Setup of harbor:
// alu
module alu #(parameter DATA_WIDTH = 32, OP = 3)
(
    input wire start,
    input wire clk,
    input wire reset_n,
    input wire [DATA_WIDTH - 1 : 0] A,
    input wire [DATA_WIDTH - 1 : 0] B,
    input wire [OP - 1 : 0] op,
    output reg [DATA_WIDTH - 1 : 0] result,
    output reg done
);
For scale: roughly 2600 cells after synthesis, ~22000 sq um of cells after synthesis.
export LEC_CHECK = 0
export CAP_MARGIN = 20
export CORE_MARGIN = 2
export CORE_UTILIZATION = 62
export CTS_CLUSTER_DIAMETER = 370
export CTS_CLUSTER_SIZE = 98
export SLEW_MARGIN = 20
create_clock -name core_clock -period 4.04 [get_ports {clk}]
run.sh (not shown) runs the stock make flow with config.mk's settings and CLKGATE_MAP_FILE=.
harbor: GRT-0116 in global routing -> run aborted
The following lists how willow was set up differently from harbor:
Settings: CTS_CLUSTER_SIZE: 98 -> unset; CORE_UTILIZATION: 62 -> 45; CTS_CLUSTER_DIAMETER: 370 -> unset; the clock period (ns, I/O delays scaled along): 4.04 -> 9.5.
==> comparison <==
- The buffer count from post-CTS setup fixing number comes out lower for willow vs harbor.
- | number of enable flip-flop cells | willow vs harbor | ≈ equal |
- As far as H-tree level count is concerned, harbor and willow perform about the same.
- On synthesized-area fraction occupied by xor and xnor cells, harbor and willow are neck and neck.
- Yosys stat chip area across harbor and willow: no real change.
- Compared to harbor, willow has worst slack after detailed placement 4130 ps higher.
- willow -> harbor: synthesized cell count delta 0, exact match
- willow — number of gates resized after cts 708 lower, harbor as reference
- Comparing harbor and willow, number of standard-cell rows in the floorplan is higher on willow.
- Apart from harbor, each of harbor and willow ends the flow with a layout that passes the timing, design-rule and antenna checks.
- Tool error GRT-0116 stopped harbor during global routing; no final results.
- willow vs. harbor: die outline area climbed about 37%; cell area after placement fell about 10%.
Here is what was changed in the inputs of indigo compared with willow.
Settings: putting CTS_CLUSTER_SIZE at 25 where nothing was set; putting MAX_ROUTING_LAYER at met4 where nothing was set; swapping 45 for 40 in CORE_UTILIZATION; putting CTS_CLUSTER_DIAMETER at 378 where nothing was set; putting ABC_AREA at 1 where nothing was set.
==> comparison <==
Taking willow as the reference point, the total wire length of indigo falls by 3000 um.
Taking indigo over willow, the number of distinct standard cells referenced by the synthesized netlist ratio works out to 0.64.
Area growth from synthesis to layout (indigo over willow): decrease, 2.6 points
[compare] base=willow new=indigo: global-route usage fell by 7.0 points, ratio of final minimum period to clock period fell 0.83 points.
Average wire length per cell after detail routing: higher on willow
[compare] base=willow new=indigo: footprint of the multi-input gates went up about 0.8%, largest net degree at the start of global routing flat.
Per the final summary, indigo finished and its layout is clean on timing, DRC and antenna.
Input changes introduced in zinc (baseline for comparison: indigo):
Settings: clearing CTS_CLUSTER_DIAMETER, which used to be 378; clearing MAX_ROUTING_LAYER, which used to be met4; swapping 40 for 64 in CORE_UTILIZATION; clearing CTS_CLUSTER_SIZE, which used to be 25; clearing ABC_AREA, which used to be 1; swapping 9.5 for 9.23 in the clock period (ns, I/O delays scaled along).
--- outcome ---
After detailed routing, indigo needs less wire than zinc.
zinc: global-route track usage on met2 is 31 points higher than what indigo reported.
Against indigo, via count in zinc fell slightly.
Here is what was changed in the inputs of garnet compared with zinc.
Settings: CTS_CLUSTER_SIZE now 99, previously not set; CORE_UTILIZATION now 72, was 64; the clock period (ns, I/O delays scaled along) now 11.2, was 9.23.
### Flow results
- garnet and zinc ended up with roughly the same portion of the layout cell area used by clock cells.
- garnet vs. zinc: y dimension of the die went down by about 5.6%; instance count on the critical path now sits lower.
## Diff of input files: quartz against garnet
Settings: SETUP_SLACK_MARGIN now 1.98, previously not set; CTS_CLUSTER_SIZE no longer set, was 99; PLACE_DENSITY now 0.35, previously not set; the clock period (ns, I/O delays scaled along) now 6.65, was 11.2.
- Seen in the log of quartz: DPL-0033 during clock tree synthesis, after which the run never completed.
- Between quartz and garnet, it is quartz whose placed wire-length estimate after detailed placement is higher, by about 16%.
- Reported for garnet and quartz, number of synthesized register bits turned out identical to the last digit.
- Re routability-driven placement congestion ratio: quartz is about 3.4% up on garnet.
- Looking at worst setup slack before clock tree synthesis, quartz sits 3100 ps lower than garnet does.
